## money_clicker
module money_clicker(clk, rst, key_data, key_valid, tick, money, asset, HEX0, HEX1, HEX2, HEX3, HEX4, HEX5);
Size in the first run: about 3600 cells after synthesis, roughly 150 flip-flops, about 100 I/O pins.
==> flow/config.mk <==
export PLATFORM = sky130hd
export DESIGN_NAME = money_clicker
export DESIGN_NICKNAME = money_clicker
export VERILOG_FILES = /design/flow/design.v
export SDC_FILE = /design/flow/constraint.sdc
export NUM_CORES = 4
export LEC_CHECK = 0
export CAP_MARGIN = 20
export CORE_MARGIN = 2
export CORE_UTILIZATION = 56
export SLEW_MARGIN = 20
==> flow/constraint.sdc <==
create_clock -name core_clock -period 24.0 [get_ports {clk}]
set_input_delay 4.8000 -clock core_clock [delete_from_list [all_inputs] [get_ports {clk}]]
set_output_delay 4.8000 -clock core_clock [all_outputs]
set_load 0.01 [all_outputs]
run.sh (not shown) runs the stock make flow with config.mk's settings and CLKGATE_MAP_FILE=.
Rerun with:
--- a/flow/config.mk
+++ b/flow/config.mk
@@ -8,4 +8,4 @@
 export CAP_MARGIN = 20
 export CORE_MARGIN = 2
-export CORE_UTILIZATION = 56
+export CORE_UTILIZATION = 40
 export SLEW_MARGIN = 20
The new run went through all stages and came out clean.
Design area goes up by 0.76%.
Global-route usage goes down by 9.2 points.
Die size came out higher by 39%.
Wire length falls by 5.1%.
Clock skew rises by 4.1 ps.
Rerun with:
--- a/flow/config.mk
+++ b/flow/config.mk
@@ -6,6 +6,9 @@
 export NUM_CORES = 4
 export LEC_CHECK = 0
+export ABC_AREA = 1
 export CAP_MARGIN = 20
 export CORE_MARGIN = 2
-export CORE_UTILIZATION = 40
+export CORE_UTILIZATION = 72
+export CTS_CLUSTER_DIAMETER = 238
+export PLACE_DENSITY_LB_ADDON = 0.2
 export SLEW_MARGIN = 20
==> flow/constraint.sdc (replaced) <==
create_clock -name core_clock -period 21.6 [get_ports {clk}]
set_input_delay 4.3200 -clock core_clock [delete_from_list [all_inputs] [get_ports {clk}]]
set_output_delay 4.3200 -clock core_clock [all_outputs]
set_load 0.01 [all_outputs]
Outcome: Via count came out lower by roughly a tenth. Routed wire length went down by about a fifth. Worst setup slack gets better by 710 ps. Register-to-register slack loses 2200 ps. Hold slack gets worse by 42 ps. First-iteration DRC count decreases by roughly a tenth. Final area fell by about a fifth. Sequential share of layout area came out higher by 2.2 points. Flip-flop count does not change. Synthesized area is lower by about a fifth.

========
Starting RTL as in the previous note.
make LEC_CHECK=0 ABC_AREA=0 CAP_MARGIN=20 CELL_PAD_IN_SITES_GLOBAL_PLACEMENT=1 CORE_MARGIN=2 CORE_UTILIZATION=26 CTS_CLUSTER_DIAMETER=77 CTS_CLUSTER_SIZE=100 PLACE_DENSITY=0.88 SLEW_MARGIN=5 TNS_END_PERCENT=20 finish   # period 25.0 ns
Change:
==> flow/config.mk (replaced) <==
export PLATFORM = sky130hd
export DESIGN_NAME = money_clicker
export DESIGN_NICKNAME = money_clicker
export VERILOG_FILES = /design/flow/design.v
export SDC_FILE = /design/flow/constraint.sdc
export NUM_CORES = 4
export LEC_CHECK = 0
export CAP_MARGIN = 20
export CORE_MARGIN = 2
export CORE_UTILIZATION = 57
export SLEW_MARGIN = 20
==> flow/constraint.sdc (replaced) <==
create_clock -name core_clock -period 13.9 [get_ports {clk}]
set_input_delay 2.7800 -clock core_clock [delete_from_list [all_inputs] [get_ports {clk}]]
set_output_delay 2.7800 -clock core_clock [all_outputs]
set_load 0.01 [all_outputs]
Effect: The changed run stopped in global routing (5_1_grt), error ODB-0269. Die area shrinks by 54%. Area after synthesis does not change. Synthesized cell count is unchanged.
Change:
--- a/flow/config.mk
+++ b/flow/config.mk
@@ -9,3 +9,3 @@
 export CORE_MARGIN = 2
-export CORE_UTILIZATION = 57
+export CORE_UTILIZATION = 40
 export SLEW_MARGIN = 20
==> flow/constraint.sdc (replaced) <==
create_clock -name core_clock -period 25.0 [get_ports {clk}]
set_input_delay 5.0000 -clock core_clock [delete_from_list [all_inputs] [get_ports {clk}]]
set_output_delay 5.0000 -clock core_clock [all_outputs]
set_load 0.01 [all_outputs]
After rerunning: The new run completed with no timing, DRC or antenna violations; synthesized cell count does not change; synthesized area does not change; die size came out higher by 42%.
Change:
--- a/flow/config.mk
+++ b/flow/config.mk
@@ -7,5 +7,12 @@
 export LEC_CHECK = 0
-export CAP_MARGIN = 20
+export ABC_AREA = 0
+export CAP_MARGIN = 0
+export CELL_PAD_IN_SITES_GLOBAL_PLACEMENT = 1
+export CORE_ASPECT_RATIO = 1.4
 export CORE_MARGIN = 2
-export CORE_UTILIZATION = 40
-export SLEW_MARGIN = 20
+export CORE_UTILIZATION = 33
+export CTS_CLUSTER_DIAMETER = 77
+export CTS_CLUSTER_SIZE = 100
+export PLACE_DENSITY = 0.89
+export SLEW_MARGIN = 5
+export TNS_END_PERCENT = 15
What happened: Routed wire length grows by 2.7%. Die size grows by 21%. Synthesized cell count stays the same. Worst setup slack loses 0.088 ns. Critical path depth shrinks by 1. Register-to-register slack loses 0.06 ns.
Change:
==> flow/config.mk (replaced) <==
export PLATFORM = sky130hd
export DESIGN_NAME = money_clicker
export DESIGN_NICKNAME = money_clicker
export VERILOG_FILES = /design/flow/design.v
export SDC_FILE = /design/flow/constraint.sdc
export NUM_CORES = 4
export LEC_CHECK = 0
export CAP_MARGIN = 20
export CORE_MARGIN = 2
export CORE_UTILIZATION = 40
export SLEW_MARGIN = 20
==> flow/constraint.sdc (replaced) <==
create_clock -name core_clock -period 18.0 [get_ports {clk}]
set_input_delay 3.6000 -clock core_clock [delete_from_list [all_inputs] [get_ports {clk}]]
set_output_delay 3.6000 -clock core_clock [all_outputs]
set_load 0.01 [all_outputs]
Effect:
- With this change the flow completed, yet does not pass: setup timing
- worst hold slack got worse by 0.0047 ns
- routed wire length is higher by 10%
- worst setup slack loses 2.0 ns
- via count rose by 9.9%
- design area is higher by 28%
- count of clock-buffer cells in the layout went up by 2
- final cell count grows by 11%
- synthesized area stays the same
- global-route usage grows by 5.6 points
- utilization went up by 20 points
Change:
--- a/flow/config.mk
+++ b/flow/config.mk
@@ -7,5 +7,9 @@
 export LEC_CHECK = 0
+export ABC_AREA = 1
 export CAP_MARGIN = 20
 export CORE_MARGIN = 2
-export CORE_UTILIZATION = 40
+export CORE_UTILIZATION = 72
+export CTS_CLUSTER_DIAMETER = 209
+export PLACE_DENSITY = 0.37
+export SETUP_SLACK_MARGIN = 4.01
 export SLEW_MARGIN = 20
==> flow/constraint.sdc (replaced) <==
create_clock -name core_clock -period 15.3 [get_ports {clk}]
set_input_delay 3.0600 -clock core_clock [delete_from_list [all_inputs] [get_ports {clk}]]
set_output_delay 3.0600 -clock core_clock [all_outputs]
set_load 0.01 [all_outputs]
Now the flow aborted during global routing (5_1_grt) on GRT-0116.
Die size goes down by well over a third.
Area after synthesis went down by about a fifth.
Synthesized cell count came out lower by a few percent.

========
Starting RTL as in the previous note.
export LEC_CHECK = 0
export ABC_AREA = 1
export CAP_MARGIN = 20
export CORE_MARGIN = 2
export CORE_UTILIZATION = 72
export CTS_CLUSTER_DIAMETER = 209
export PLACE_DENSITY_LB_ADDON = 0.08
export SETUP_SLACK_MARGIN = 4.48
export SLEW_MARGIN = 20
create_clock -name core_clock -period 15.1 [get_ports {clk}]
The baseline ended with an error in global routing (5_1_grt) on GRT-0116.
Then changed:
Settings changed: CTS_CLUSTER_DIAMETER 209 to 238, CTS_CLUSTER_SIZE set to 100, SETUP_SLACK_MARGIN 4.48 to 5.0.
Clock period 15.1 ns to 21.6 ns, I/O delays scaled along.
Outcome:
- The new run failed in global routing (5_1_grt), error GRT-0232
- die size is unchanged
- area after synthesis does not change
- synthesized cell count is unchanged
Then changed:
Settings changed: CORE_UTILIZATION 72 to 67, CTS_CLUSTER_DIAMETER 238 to unset, CTS_CLUSTER_SIZE 100 to 96, PLACE_DENSITY_LB_ADDON 0.08 to unset, SETUP_SLACK_MARGIN 5.0 to unset.
Clock period 21.6 ns to 31.3 ns, I/O delays scaled along.
Outcome: This time the run completed without violations. Synthesized cell count stays the same. Synthesized area is unchanged. Die size is higher by 7.3%.
Then changed:
Settings changed: ABC_AREA 1 to unset, CORE_UTILIZATION 67 to 66, CTS_CLUSTER_SIZE 96 to unset, SETUP_SLACK_MARGIN set to -1.27.
Clock period 31.3 ns to 19.3 ns, I/O delays scaled along.
What happened: Now the flow completed, yet does not pass: negative setup slack; synthesized cell count grows by a few percent; die area goes up by about a fifth; cell area increases by a quarter to a third; utilization grows by 7.3 points; setup slack got worse by 11 ns; via count increases by a quarter to a third; first-iteration DRC count came out higher by well over a third.
Then changed:
Settings changed: ABC_AREA set to 1, CORE_UTILIZATION 66 to 72, CTS_CLUSTER_DIAMETER set to 209, PLACE_DENSITY_LB_ADDON set to 0.08, SETUP_SLACK_MARGIN -1.27 to 5.0.
Clock period 19.3 ns to 18.5 ns, I/O delays scaled along.
Outcome: With this change the flow never finished: it broke off in global routing (5_1_grt) (GRT-0116). Synthesized cell count shrinks by 5.0%. Synthesized area shrinks by 15%. Die area shrinks by 22%.

========
money_clicker again, from the RTL that the note above started with.
==> flow/config.mk <==
export PLATFORM = sky130hd
export DESIGN_NAME = money_clicker
export DESIGN_NICKNAME = money_clicker
export VERILOG_FILES = /design/flow/design.v
export SDC_FILE = /design/flow/constraint.sdc
export NUM_CORES = 4
export LEC_CHECK = 0
export CAP_MARGIN = 25
export CORE_ASPECT_RATIO = 1.63
export CORE_MARGIN = 2
export CORE_UTILIZATION = 20
export CTS_CLUSTER_DIAMETER = 143
export CTS_CLUSTER_SIZE = 78
export GPL_ROUTABILITY_DRIVEN = 1
export GPL_TIMING_DRIVEN = 0
export MAX_ROUTING_LAYER = met5
export MIN_ROUTING_LAYER = met2
export PLACE_DENSITY_LB_ADDON = 0.11
export SETUP_SLACK_MARGIN = 1.11
export SLEW_MARGIN = 20
==> flow/constraint.sdc <==
create_clock -name core_clock -period 13.3 [get_ports {clk}]
set_input_delay 2.6600 -clock core_clock [delete_from_list [all_inputs] [get_ports {clk}]]
set_output_delay 2.6600 -clock core_clock [all_outputs]
set_load 0.01 [all_outputs]
The starting point completed, yet does not pass: setup timing.
Change:
CORE_UTILIZATION = 65   (was 20)
CTS_CLUSTER_DIAMETER = not set   (was 143)
GPL_TIMING_DRIVEN = not set   (was 0)
MIN_ROUTING_LAYER = met1   (was met2)
PLACE_DENSITY_LB_ADDON = not set   (was 0.11)
clock period = 18.9 ns   (was 13.3 ns; I/O delays follow)
Outcome: This time the run did not get past global routing (5_1_grt). Area after synthesis stays the same. Synthesized cell count does not change. Die size came out lower by 69%.
Change:
CORE_UTILIZATION = 20   (was 65)
MIN_ROUTING_LAYER = met2   (was met1)
PLACE_DENSITY_LB_ADDON = 0.03   (was not set)
clock period = 13.3 ns   (was 18.9 ns; I/O delays follow)
Effect: Now the flow reached the layout checks and failed them: setup timing. Die size rose to 3.2 times its value. Synthesized cell count is unchanged. Area after synthesis stays the same.
Change:
ABC_AREA = 0   (was not set)
CAP_MARGIN = 15   (was 25)
CELL_PAD_IN_SITES_DETAIL_PLACEMENT = 2   (was not set)
CELL_PAD_IN_SITES_GLOBAL_PLACEMENT = 3   (was not set)
CORE_MARGIN = 3   (was 2)
CORE_UTILIZATION = 48   (was 20)
GPL_TIMING_DRIVEN = 0   (was not set)
PLACE_DENSITY = 0.73   (was not set)
PLACE_DENSITY_LB_ADDON = not set   (was 0.03)
=>
- The changed run never finished: it broke off in global placement without I/O (3_1_place_gp_skip_io), error GPL-0301
- area after synthesis does not change
- die size shrinks by about 60%
- synthesized cell count is unchanged

========
## run 1
Starting RTL as in the previous note.
Settings: LEC_CHECK=0, ABC_AREA=1, CAP_MARGIN=25, CORE_ASPECT_RATIO=1.63, CORE_MARGIN=3, CORE_UTILIZATION=20, CTS_CLUSTER_SIZE=78, GPL_ROUTABILITY_DRIVEN=1, GPL_TIMING_DRIVEN=0, MAX_ROUTING_LAYER=met5, MIN_ROUTING_LAYER=met2, PLACE_DENSITY_LB_ADDON=0.03, SETUP_SLACK_MARGIN=1.11, SLEW_MARGIN=0; clock period 13.3 ns.
Run 1: flow complete, layout not clean; failing: design-rule violations, negative setup slack
diff inputs: run 1 => run 2
# run 1
export LEC_CHECK = 0
export ABC_AREA = 1
export CAP_MARGIN = 25
export CORE_ASPECT_RATIO = 1.63
export CORE_MARGIN = 3
export CORE_UTILIZATION = 20
export CTS_CLUSTER_SIZE = 78
export GPL_ROUTABILITY_DRIVEN = 1
export GPL_TIMING_DRIVEN = 0
export MAX_ROUTING_LAYER = met5
export MIN_ROUTING_LAYER = met2
export PLACE_DENSITY_LB_ADDON = 0.03
export SETUP_SLACK_MARGIN = 1.11
export SLEW_MARGIN = 0
create_clock -name core_clock -period 13.3 [get_ports {clk}]
# run 2
export LEC_CHECK = 0
export ABC_AREA = 1
export CAP_MARGIN = 20
export CORE_MARGIN = 2
export CORE_UTILIZATION = 62
export CTS_CLUSTER_DIAMETER = 358
export CTS_CLUSTER_SIZE = 96
export PLACE_DENSITY = 0.42
export SLEW_MARGIN = 20
export TNS_END_PERCENT = 10
create_clock -name core_clock -period 13.3 [get_ports {clk}]
Findings:
Wire length of the first global-routing pass | run 2 below run 1
Between run 1 and run 2, the transition time at the pin with the least slew margin is lower for run 2.
Compared to run 1, run 2 leaves less free space in the core.
Summary — global-route usage, run 2 relative to run 1: higher, by 11 points.
When the final numbers for run 1 and run 2 were put side by side, the placed instance area turned out to be smaller in run 1.
Final routed DRC violation total (higher): run 1
Worst slew slack as a fraction of its limit sits higher in run 2 than in run 1.
Area added between synthesis and finish for run 2: 8.5 points down relative to run 1
Run 2 vs run 1, critical path depth went down by 11.
In the tables for run 1 and run 2, share of the final layout cell area in sequential cells reads lower with run 1.
From the logs: run 2 reached the end of the flow and failed the layout checks with negative setup slack.
Changes in run 3 relative to run 2:
# run 2
export LEC_CHECK = 0
export ABC_AREA = 1
export CAP_MARGIN = 20
export CORE_MARGIN = 2
export CORE_UTILIZATION = 62
export CTS_CLUSTER_DIAMETER = 358
export CTS_CLUSTER_SIZE = 96
export PLACE_DENSITY = 0.42
export SLEW_MARGIN = 20
export TNS_END_PERCENT = 10
create_clock -name core_clock -period 13.3 [get_ports {clk}]
# run 3
export LEC_CHECK = 0
export ABC_AREA = 1
export CAP_MARGIN = 20
export CORE_ASPECT_RATIO = 0.5
export CORE_MARGIN = 2
export CORE_UTILIZATION = 64
export CTS_CLUSTER_DIAMETER = 358
export CTS_CLUSTER_SIZE = 96
export PLACE_DENSITY = 0.42
export SLEW_MARGIN = 20
create_clock -name core_clock -period 13.3 [get_ports {clk}]
--- outcome ---
Run 3 did not run to completion, as it errored out during 5_1_grt.
Row count shrinks by more than a quarter when moving from run 2 to run 3.
The instance area at placement number comes out lower for run 2 vs run 3.
Worst setup timing slack at the placement stage is higher on run 3
Going from run 2 to run 3, HPWL reported at the end of detailed placement shrank slightly.
Run 3 vs run 2: setup fix buffers added after clock tree synthesis up by more than 10%
The final reports for run 3 and run 2 show count of cells resized by post-cts repair lower in the former.
Area enclosed by the die boundary went down by a few percent going from run 2 to run 3.

========
Setup of try-umber:
money_clicker again, from the RTL that the note above started with.
clock: 19.3 ns
lec_check: 0
cap_margin: 5
core_margin: 2
core_utilization: 71
place_density: 0.65
setup_slack_margin: -1.27
slew_margin: 20
Nothing crashed in try-umber and all stages finished; the problem is that the final layout failed, the offending checks being capacitance limit, slew limit, setup timing.
Input-level comparison between try-yarrow and try-umber:
- a change of SETUP_SLACK_MARGIN from -1.27 to 5.0
- an added ABC_AREA of 1
- a change of CAP_MARGIN from 5 to 20
- a change of CORE_UTILIZATION from 71 to 72
- an added CTS_CLUSTER_DIAMETER of 238
- a change of PLACE_DENSITY from 0.65 to 0.35
- a change of the clock period (ns, I/O delays scaled along) from 19.3 to 21.6
## What came out
Between try-yarrow and try-umber, it is try-yarrow whose number of distinct library cells after synthesis is lower, by 76.
Delta (try-yarrow minus try-umber): number of hold-repair buffers added at the cts stage about even; post-synthesis share of cell area spent on full adders, half adders and majority gates moved up.
What ended try-yarrow was a tool error in 5_1_grt; the run never finished.
### try-yarrow -> try-maple
- putting MAX_ROUTING_LAYER at met4 where nothing was set
- putting PLACE_DENSITY_LB_ADDON at 0.2 where nothing was set
- clearing PLACE_DENSITY, which used to be 0.35
### Flow results
None of the runs try-maple and try-yarrow ends with a clean layout. try-maple never completed, since it errored out during 5_1_grt. Comparing try-maple against try-yarrow, there is no change at all in post-synth design cell area. Reported for try-maple and try-yarrow, synthesized instance count turned out identical to the last digit. As far as die size goes, try-maple and try-yarrow are indistinguishable; the numbers are identical.
--- input diff try-maple..try-fjord ---
- SETUP_SLACK_MARGIN no longer set, was 5.0
- MAX_ROUTING_LAYER no longer set, was met4
- CTS_CLUSTER_DIAMETER no longer set, was 238
- CTS_CLUSTER_SIZE now 98, previously not set
- PLACE_DENSITY_LB_ADDON no longer set, was 0.2
- TNS_END_PERCENT now 5, previously not set
- the clock period (ns, I/O delays scaled along) now 14.1, was 21.6
==> results <==
- As of try-fjord, cell count after placement had risen by a little under 10% compared to try-maple.
- Number of different library cells in the post-synthesis netlist of try-maple is on par with try-fjord.
- H-tree depth reported by CTS came out exactly the same in try-fjord and try-maple.
- Compared try-fjord vs try-maple, and post-CTS setup repair buffer count is down in try-fjord.
- Re share of synthesized area occupied by flip-flops and latches: no difference whatsoever between try-fjord and try-maple.
- Of the runs try-fjord and try-maple, none of them finished clean.
- The log for try-fjord ends in 5_1_grt with error GRT-0232, so the run never completed.
- Between try-maple and try-fjord, the post-synth tally of flip-flops with integrated enable figures differ only marginally.
- Summary: with try-maple as the reference, area after detailed placement in try-fjord moved up by more than 10%.
- try-fjord ended with less worst-case setup slack after placement than try-maple.
